// rgb2hsv
module rgb2hsv(
        input clock,
        input reset_n,
        input in_valid,
        input [7:0] in_red,
        input [7:0] in_green,
        input [7:0] in_blue,
        input in_visual,
        input in_done,
        output out_valid,
        output [7:0] out_red,
        output [7:0] out_green,
        output [7:0] out_blue,
        output [7:0] out_hue,
        output [7:0] out_saturation,
        output [7:0] out_brightness,
        output out_visual,
        output out_done
    );
Size: ~6500 cells after synthesis, about 310 flip-flops, ~80 I/O pins.
==> flow/config.mk <==
export PLATFORM = sky130hd
export DESIGN_NAME = rgb2hsv
export DESIGN_NICKNAME = rgb2hsv
export VERILOG_FILES = /design/flow/design.v
export SDC_FILE = /design/flow/constraint.sdc
export NUM_CORES = 4
export LEC_CHECK = 0
export ABC_AREA = 1
export CAP_MARGIN = 20
export CELL_PAD_IN_SITES_GLOBAL_PLACEMENT = 0
export CORE_ASPECT_RATIO = 0.53
export CORE_MARGIN = 2
export CORE_UTILIZATION = 71
export CTS_CLUSTER_SIZE = 22
export GPL_TIMING_DRIVEN = 1
export SLEW_MARGIN = 40
==> flow/constraint.sdc <==
create_clock -name core_clock -period 66.4 [get_ports {clock}]
set_input_delay 13.2800 -clock core_clock [delete_from_list [all_inputs] [get_ports {clock}]]
set_output_delay 13.2800 -clock core_clock [all_outputs]
set_load 0.01 [all_outputs]
run.sh (not shown) runs the stock make flow with config.mk's settings and CLKGATE_MAP_FILE=.
The first run completed with no timing, DRC or antenna violations.
==> next run, changes <==
Settings changed: ABC_AREA 1 to unset, CELL_PAD_IN_SITES_GLOBAL_PLACEMENT 0 to unset, CORE_ASPECT_RATIO 0.53 to unset, CORE_UTILIZATION 71 to 40, CTS_CLUSTER_SIZE 22 to unset, GPL_TIMING_DRIVEN 1 to unset, SLEW_MARGIN 40 to 20.
Clock period 66.4 ns to 58.4 ns, I/O delays scaled along.
With this change the flow completed and failed the layout checks on negative setup slack.
Via count drops by 7.2%.
Die area climbs by 48%.
Design area climbs by 12%.
Sequential share of layout area drops by 1.4 points.
Final cell count drops by 1.8%.
Synthesized cell count drops by 28%.
Area after synthesis drops by 16%.
Clock-buffer cell count climbs by 9.
Worst setup slack degrades by 12 ns.
==> next run, changes <==
Settings changed: CAP_MARGIN 20 to 15, CORE_UTILIZATION 40 to 72.
Clock period 58.4 ns to 67.8 ns, I/O delays scaled along.
What happened: The new run finished but fails on negative setup slack. Cell count is lower by about a fifth. Sequential share of layout area is higher by 2.6 points. Cell area is lower by about a fifth. Routed wire length is lower by a few percent. Clock skew is lower by 0.020 ns. Global-route usage is higher by 15 points. Die area is lower by well over a third. Core utilization is higher by 27 points.
==> next run, changes <==
Settings changed: CAP_MARGIN 15 to 20, CORE_UTILIZATION 72 to 12.
Clock period 67.8 ns to 103.0 ns, I/O delays scaled along.
=> With this change the flow produced a clean layout. Core utilization fell by 72 points. Fmax falls by 23%. Clock skew rises by 0.043 ns.
==> next run, changes <==
Settings changed: ABC_AREA set to 1, CORE_UTILIZATION 12 to 72, CTS_CLUSTER_SIZE set to 34, PLACE_DENSITY_LB_ADDON set to 0.04.
Clock period 103.0 ns to 60.6 ns, I/O delays scaled along.
Result: Now the flow completed and failed the layout checks on max-capacitance violations, max-slew violations, negative setup slack. Hold slack gains 0.020 ns. Worst setup slack loses 14 ns. Synthesized cell count is higher by about 40%. Via count is higher by 34%.
==> next run, changes <==
Settings changed: PLACE_DENSITY_LB_ADDON 0.04 to 0.26.
Clock period 60.6 ns to 60.8 ns, I/O delays scaled along.
After rerunning:
- With this change the flow produced a layout that fails on negative setup slack
- wire length increases by roughly a tenth
- hold slack is worse by 0.0073 ns
- first-iteration DRC count increases by a quarter to a third
- non-clock buffer count increases by 11
- setup slack is worse by 2.5 ns

* * *

== sierra ==
rgb2hsv again, from the RTL that the note above started with.
clock: 49.5 ns
lec_check: 0
abc_area: 1
cap_margin: 20
core_margin: 2
core_utilization: 72
cts_cluster_diameter: 260
cts_cluster_size: 98
place_density: 0.42
slew_margin: 20
sierra failed in 4_1_cts with DPL-0038.
Edits applied to the flow inputs when going from sierra to indigo:
Settings: CAP_MARGIN now 30, was 20; CTS_CLUSTER_SIZE now 14, was 98; SLEW_MARGIN now 35, was 20; ABC_AREA no longer set, was 1; CORE_MARGIN now 8, was 2; CELL_PAD_IN_SITES_GLOBAL_PLACEMENT now 3, previously not set; GPL_TIMING_DRIVEN now 0, previously not set; MIN_ROUTING_LAYER now met2, previously not set; SETUP_SLACK_MARGIN now 5.0, previously not set; PLACE_DENSITY now 0.76, was 0.42; CORE_UTILIZATION now 46, was 72; GPL_ROUTABILITY_DRIVEN now 1, previously not set; CTS_CLUSTER_DIAMETER now 359, was 260.
## What came out
indigo did not finish; a tool error ended it in 3_1_place_gp_skip_io.
Of sierra and indigo, the run reporting the lower synthesized area was indigo.
Of sierra and indigo, indigo shows the higher area share of fa/ha/maj cells after synthesis, with sierra below it.
Between sierra and indigo, cell row count is lower for sierra, indigo comes in above that.
Re number of distinct library cell variants in the gate-level netlist after synthesis: sierra and indigo aren't equal, and the lower value belongs to sierra.
The lower overall die width of sierra and indigo is in sierra.
Side by side, overall die area turned out higher in indigo than in sierra.
Taking sierra as 1.0, indigo lands at 0.72 on number of instances in the synthesized netlist.
Taking sierra as the reference, in indigo total cells reported by yosys after synthesis now sits lower, yosys synthesis chip area down 16%.
--- input diff indigo..amber ---
Settings: removing CTS_CLUSTER_SIZE (formerly 14); changing CAP_MARGIN from 30 to 20; removing PLACE_DENSITY (formerly 0.76); changing CORE_UTILIZATION from 46 to 28; removing MIN_ROUTING_LAYER (formerly met2); removing SETUP_SLACK_MARGIN (formerly 5.0); changing SLEW_MARGIN from 35 to 20; removing CTS_CLUSTER_DIAMETER (formerly 359); changing CORE_MARGIN from 8 to 2; removing CELL_PAD_IN_SITES_GLOBAL_PLACEMENT (formerly 3); removing GPL_TIMING_DRIVEN (formerly 0); removing GPL_ROUTABILITY_DRIVEN (formerly 1); changing the clock period (ns, I/O delays scaled along) from 49.5 to 76.2.
### Flow results
- amber vs indigo — core area climbed by more than half
- In the floorplan summary, amber is listed with a die area greater than that of indigo.
- Compared with indigo, in amber floorplan row count went up 28, height of the chip saw an increase.
- Diff indigo..amber | yosys synthesis chip area | unchanged
- amber against indigo: synthesized cell count comparable; aoi/oai-family share of the synthesized area comparable.
- Run status, indigo: aborted in 3_1_place_gp_skip_io, error GPL-0301
- amber closes out successfully: all stages finished, all timing, DRC and antenna checks passed.
For willow, these inputs were changed with respect to amber:
Settings: ABC_AREA newly set to 1; CORE_UTILIZATION changed from 28 to 69; the clock period (ns, I/O delays scaled along) changed from 76.2 to 103.0.
[summary]
Comparing willow and amber, detail-routed via count per cell is higher on willow.
Against amber as the reference, willow delivers a higher count of cells along the worst register-to-register path.
Diff amber -> willow: tapcell count now smaller.
Of willow and amber, it is willow that has the higher initial detailed-routing violation count.
Compared willow vs amber, and growth of design area from synthesis to finish is down in willow.
Sort willow and amber by chip area in the Yosys report, descending, and willow comes first.
Critical path depth of willow exceeds that of amber by more than 10%.
willow vs amber — initial core utilization rose 41 points.
When willow is measured against amber, its clock tree skew after final layout turns out 0.017 ns lower.

* * *

Setup of run A:
The RTL this note starts from:
==> flow/design.v <==
module rgb2hsv(
        input clock,
        input reset_n,
        input in_valid,
        input [7:0] in_red,
        input [7:0] in_green,
        input [7:0] in_blue,
        input in_visual,
        input in_done,
        output out_valid,
        output [7:0] out_red,
        output [7:0] out_green,
        output [7:0] out_blue,
        output [7:0] out_hue,
        output [7:0] out_saturation,
        output [7:0] out_brightness,
        output out_visual,
        output out_done
    );
    reg valid1;
    reg [7:0] red1;
    reg [7:0] green1;
    reg [7:0] blue1;
    reg visual1;
    reg done1;
    reg [7:0] max_value1;
    reg [1:0] max_index1;
    reg [7:0] min_value1;
    reg [1:0] min_index1;
    always @(posedge clock)
    begin
        if (reset_n) begin
            valid1 <= in_valid;
            red1[7:0] <= in_red[7:0];
            green1[7:0] <= in_green[7:0];
            blue1[7:0] <= in_blue[7:0];
            visual1 <= in_visual;
            done1 <= in_done;
            if (in_red >= in_green) begin
                if (in_red >= in_blue) begin
                    max_value1[7:0] <= in_red[7:0];
                    max_index1[1:0] <= 1;
                end
                else begin
                    max_value1[7:0] <= in_blue[7:0];
                    max_index1[1:0] <= 3;
                end
            end
            else begin
                if (in_blue >= in_green) begin
                    max_value1[7:0] <= in_blue[7:0];
                    max_index1[1:0] <= 3;
                end
                else begin
                    max_value1[7:0] <= in_green[7:0];
                    max_index1[1:0] <= 2;
                end
            end
            if (in_red < in_green) begin
                if (in_red < in_blue) begin
                    min_value1[7:0] <= in_red[7:0];
                    min_index1[1:0] <= 1;
                end
                else begin
                    min_value1[7:0] <= in_blue[7:0];
                    min_index1[1:0] <= 3;
                end
            end
            else begin
                if (in_blue < in_green) begin
                    min_value1[7:0] <= in_blue[7:0];
                    min_index1[1:0] <= 3;
                end
                else begin
                    min_value1[7:0] <= in_green[7:0];
                    min_index1[1:0] <= 2;
                end
            end
        end 
        else begin
            valid1 <= 1'b0;
            red1[7:0] <= 8'b0;
            green1[7:0] <= 8'b0;
            blue1[7:0] <= 8'b0;
            visual1 <= 1'b0;
            done1 <= 1'b0;
            max_value1[7:0] <= 8'd0;
            max_index1[1:0] <= 2'd0; 
            min_value1[7:0] <= 8'd0; 
            min_index1[1:0] <= 2'd0;
        end
    end
    reg valid2;
    reg [7:0] red2;
    reg [7:0] green2;
    reg [7:0] blue2;
    reg visual2;
    reg done2;
    reg [7:0] dif2;
    reg [7:0] max_value2;
    reg [1:0] max_index2;
    reg [7:0] min_value2;
    reg [1:0] min_index2;
    always @(posedge clock)
    begin
        if (reset_n) begin
            valid2 <= valid1;
            red2[7:0] <= red1[7:0];
            green2[7:0] <= green1[7:0];
            blue2[7:0] <= blue1[7:0];
            visual2 <= visual1;
            done2 <= done1;
            dif2[7:0] <= max_value1[7:0] - min_value1[7:0];
            max_value2[7:0] <= max_value1[7:0];
            max_index2[1:0] <= max_index1[1:0];
            min_value2[7:0] <= min_value1[7:0];
            min_index2[1:0] <= min_index1[1:0];
        end 
        else begin
            valid2 <= 1'b0;
            red2[7:0] <= 8'b0;
            green2[7:0] <= 8'b0;
            blue2[7:0] <= 8'b0;
            visual2 <= 1'b0;
            done2 <= 1'b0;
            dif2[7:0] <= 8'd0;
            max_value2[7:0] <= 8'd0;
            max_index2[1:0] <= 2'd0;
            min_value2[7:0] <= 8'd0; 
            min_index2[1:0] <= 2'd0;
        end
    end
    reg valid3;
    reg [7:0] red3;
    reg [7:0] green3;
    reg [7:0] blue3;
    reg visual3;
    reg done3;
    reg [11:0] hue3;
    reg [7:0] dif3;
    reg [7:0] max_value3;
    reg [1:0] max_index3;
    reg [7:0] min_value3;
    reg [1:0] min_index3;
    always @(posedge clock)
    begin
        if (reset_n) begin
            valid3 <= valid2;
            red3[7:0] <= red2[7:0];
            green3[7:0] <= green2[7:0];
            blue3[7:0] <= blue2[7:0];
            visual3 <= visual2;
            done3 <= done2;
            dif3[7:0] <= dif2[7:0];
            max_value3[7:0] <= max_value2[7:0];
            max_index3[1:0] <= max_index2[1:0];
            min_value3[7:0] <= min_value2[7:0];
            min_index3[1:0] <= min_index2[1:0];
            if (dif2 > 0) begin
                if (max_index2 == 1) begin
                    if (green2 < blue2) begin
                        hue3[11:0] <= ((blue2 - green2) << 4);
                    end
                    else begin
                        hue3[11:0] <= ((green2 - blue2) << 4);
                    end
                end
                if (max_index2 == 2) begin
                    if (blue2 < red2) begin
                        hue3[11:0] <= ((red2 - blue2) << 4);
                    end
                    else begin
                        hue3[11:0] <= ((blue2 - red2) << 4);
                    end
                end
                if (max_index2 == 3) begin
                    if (red2 < green2) begin
                        hue3[11:0] <= ((green2 - red2) << 4);
                    end
                    else begin
                        hue3[11:0] <= ((red2 - green2) << 4);
                    end
                end
            end
            else begin
                hue3[11:0] <= 12'd0;             
            end
        end
        else begin
            valid3 <= 1'b0;
            red3[7:0] <= 8'b0;
            green3[7:0] <= 8'b0;
            blue3[7:0] <= 8'b0;
            visual3 <= 1'b0;
            done3 <= 1'b0;
            hue3[11:0] <= 12'd0;
            dif3[7:0] <= 8'd0;
            max_value3[7:0] <= 8'd0;
            max_index3[1:0] <= 2'd0;
            min_value3[7:0] <= 8'd0;
            min_index3[1:0] <= 2'd0;
        end
    end
    reg valid4;
    reg [7:0] red4;
    reg [7:0] green4;
    reg [7:0] blue4;
    reg visual4;
    reg done4;
    reg [11:0] hue4;
    reg [7:0] dif4;
    reg [7:0] max_value4;
    reg [1:0] max_index4;
    always @(posedge clock)
    begin
        if (reset_n) begin
            valid4 <= valid3;
            red4[7:0] <= red3[7:0];
            green4[7:0] <= green3[7:0];
            blue4[7:0] <= blue3[7:0];
            visual4 <= visual3;
            done4 <= done3;          
            dif4[7:0] <= dif3[7:0];
            max_value4[7:0] <= max_value3[7:0];
            max_index4 <= max_index3;
            hue4[11:0] <= (hue3 / dif3);
        end
        else begin
            valid4 <= 1'b0;
            red4[7:0] <= 8'b0;
            green4[7:0] <= 8'b0;
            blue4[7:0] <= 8'b0;
            visual4 <= 1'b0;
            done4 <= 1'b0;
            hue4[11:0] <= 12'd0;
            dif4[7:0] <= 8'd0;
            max_value4 <= 8'd0;
            max_index4[1:0] <= 2'd0;
        end
    end
    reg valid5;
    reg [7:0] red5;
    reg [7:0] green5;
    reg [7:0] blue5;
    reg visual5;
    reg done5;
    reg [11:0] hue5;
    reg [7:0] dif5;
    reg [7:0] max_value5;
    always @(posedge clock)
    begin
        if (reset_n) begin
            valid5 <= valid4;
            red5[7:0] <= red4[7:0];
            green5[7:0] <= green4[7:0];
            blue5[7:0] <= blue4[7:0];
            visual5 <= visual4;
            done5 <= done4;
            dif5[7:0] <= dif4[7:0];
            max_value5[7:0] <= max_value4[7:0];
            if (dif4 > 0) begin
                if (max_index4 == 1) begin
                    if (green4 < blue4) begin
                        hue5[11:0] <= 96 - hue4;
                    end
                    else begin
                        hue5[11:0] <= 0 + hue4;
                    end
                end
                if (max_index4 == 2) begin
                    if (blue4 < red4) begin
                        hue5[11:0] <= 32 - hue4;
                    end
                    else begin
                        hue5[11:0] <= 32 + hue4;
                    end
                end
                if (max_index4 == 3) begin
                    if (red4 < green4) begin
                        hue5[11:0] <= 64 - hue4;
                    end
                    else begin
                        hue5[11:0] <= 64 + hue4;
                    end
                end
            end
            else begin
                hue5[11:0] <= 12'd0;             
            end
        end
        else begin
            valid5 <= 1'b0;
            red5[7:0] <= 8'b0;
            green5[7:0] <= 8'b0;
            blue5[7:0] <= 8'b0;
            visual5 <= 1'b0;
            done5 <= 1'b0;
            dif5[7:0] <= 8'd0;
            max_value5[7:0] <= 8'd0;
            hue5[11:0] <= 12'd0;
        end
    end
    reg valid;
    reg [7:0] red;
    reg [7:0] green;
    reg [7:0] blue;
    reg visual;
    reg done;
    reg [18:0] hue;
    reg [7:0] saturation;
    reg [7:0] max_value;
    always @(posedge clock)
    begin
        if (reset_n) begin
            valid <= valid5;
            red[7:0] <= red5[7:0];
            green[7:0] <= green5[7:0];
            blue[7:0] <= blue5[7:0];
            visual <= visual5;
            done <= done5;
            max_value[7:0] <= max_value5[7:0];
            hue[18:0] <= (85 * hue5);
            if (max_value5 == 0) begin
                saturation[7:0] <= 8'd0;
            end
            else begin
                saturation[7:0] <= 255 * dif5 / max_value5;
            end
        end
        else begin 
            valid <= 1'b0;
            red[7:0] <= 8'b0;
            green[7:0] <= 8'b0;
            blue[7:0] <= 8'b0;
            visual <= 1'b0;
            done <= 1'b0;
            max_value[7:0] <= 8'd0;
            hue[18:0] <= 19'd0;
            saturation [7:0] <= 8'd0;
        end
    end
    assign out_valid = valid;
    assign out_red[7:0] = red[7:0];
    assign out_green[7:0] = green[7:0];  
    assign out_blue[7:0] = blue[7:0];
    assign out_hue[7:0] = hue[12:5];
    assign out_saturation[7:0] = saturation[7:0];
    assign out_brightness[7:0] = max_value[7:0];
    assign out_visual = visual;
    assign out_done = done;
endmodule
make LEC_CHECK=0 ABC_AREA=1 CAP_MARGIN=0 CORE_MARGIN=2 CORE_UTILIZATION=72 CTS_CLUSTER_SIZE=32 MAX_ROUTING_LAYER=met4 PLACE_DENSITY=0.62 SETUP_SLACK_MARGIN=-2.0 SLEW_MARGIN=20 finish   # period 52.8 ns
Run A did not run to completion, as it errored out during 4_1_cts.
For run B, these inputs were changed with respect to run A:
# run A
export LEC_CHECK = 0
export ABC_AREA = 1
export CAP_MARGIN = 0
export CORE_MARGIN = 2
export CORE_UTILIZATION = 72
export CTS_CLUSTER_SIZE = 32
export MAX_ROUTING_LAYER = met4
export PLACE_DENSITY = 0.62
export SETUP_SLACK_MARGIN = -2.0
export SLEW_MARGIN = 20
create_clock -name core_clock -period 52.8 [get_ports {clock}]
# run B
export LEC_CHECK = 0
export ABC_AREA = 1
export CAP_MARGIN = 20
export CORE_MARGIN = 2
export CORE_UTILIZATION = 72
export CTS_CLUSTER_SIZE = 34
export PLACE_DENSITY_LB_ADDON = 0.26
export SLEW_MARGIN = 20
create_clock -name core_clock -period 60.5 [get_ports {clock}]
--- outcome ---
| chip area line of the yosys report | run A vs run B | ≈ equal |
As far as synthesized area goes, run B and run A are indistinguishable; the numbers are identical.
What the final checks of run B revealed, after a flow that finished every stage, was a layout that fails on setup timing.
In terms of count of input and output buffers, run A and run B differ only marginally.
Compared with run A, total placed instance area in run B decreased by more than 10%.
Between run B and run A, the placer's final routability congestion estimate figures differ only marginally.
Per the comparison of run B with run A, number of placed instances with taps included decreased by 1,225 relative to the old numbers; AND-OR/OR-AND share of the synthesized area has remained practically unchanged.
Setup slack after placement (higher): run B
Share of flip-flops with an asynchronous set or reset came out exactly the same in run A and run B.
#### Input delta (run C over run B)
# run B
export LEC_CHECK = 0
export ABC_AREA = 1
export CAP_MARGIN = 20
export CORE_MARGIN = 2
export CORE_UTILIZATION = 72
export CTS_CLUSTER_SIZE = 34
export PLACE_DENSITY_LB_ADDON = 0.26
export SLEW_MARGIN = 20
create_clock -name core_clock -period 60.5 [get_ports {clock}]
# run C
export LEC_CHECK = 0
export CAP_MARGIN = 20
export CORE_MARGIN = 2
export CORE_UTILIZATION = 66
export SLEW_MARGIN = 20
create_clock -name core_clock -period 66.3 [get_ports {clock}]
--- outcome ---
Run C completed end to end; final checks failed (setup timing). Ran to the end and failed final checks on setup timing: run B. Run C vs. run B: mean instance size in the synthesized netlist rose by 18%; area growth from synthesis to layout rose by 7.6 points; final worst clock skew fell by 0.0075 ns. Run C vs run B, final routed wirelength across all metal layers went down by about 12%. In run C the clock period minus worst slack turned out 8.08 ns higher than in run B. Looking only at worst hold slack, and setting everything else aside, the lower value of run C and run B goes to run B. The maximum number of pins on one net before global-route repair of run C is lower than that of run B. Against run B, run C reports a headroom to the max-slew limit that is lower. Of run C and run B, the lower number of cell rows belongs to run C.
Edits applied to the flow inputs when going from run C to run D:
# run C
export LEC_CHECK = 0
export CAP_MARGIN = 20
export CORE_MARGIN = 2
export CORE_UTILIZATION = 66
export SLEW_MARGIN = 20
create_clock -name core_clock -period 66.3 [get_ports {clock}]
# run D
export LEC_CHECK = 0
export CAP_MARGIN = 20
export CORE_MARGIN = 2
export CORE_UTILIZATION = 72
export CTS_CLUSTER_SIZE = 34
export SLEW_MARGIN = 20
create_clock -name core_clock -period 73.0 [get_ports {clock}]
Results
- Having completed the whole flow, run D delivered a layout that passed the timing, design-rule and antenna checks.
- Against run C, run D comes in 2 lower on final antenna diode count.
- Wire length: run D vs run C up 4.1%
- Changes observed in run D relative to run C: number of global-route vias before repair moved down; first-iteration DRC count moved up.
- In run D, data required time at the worst endpoint is higher than in run C.
- | final critical-path share of the clock period | run D vs run C | 6.3 points lower |
- Non-clock buffer count in run D is 227 lower than in run C
- Sort run C and run D by total global routing track utilization desc -> top: run D
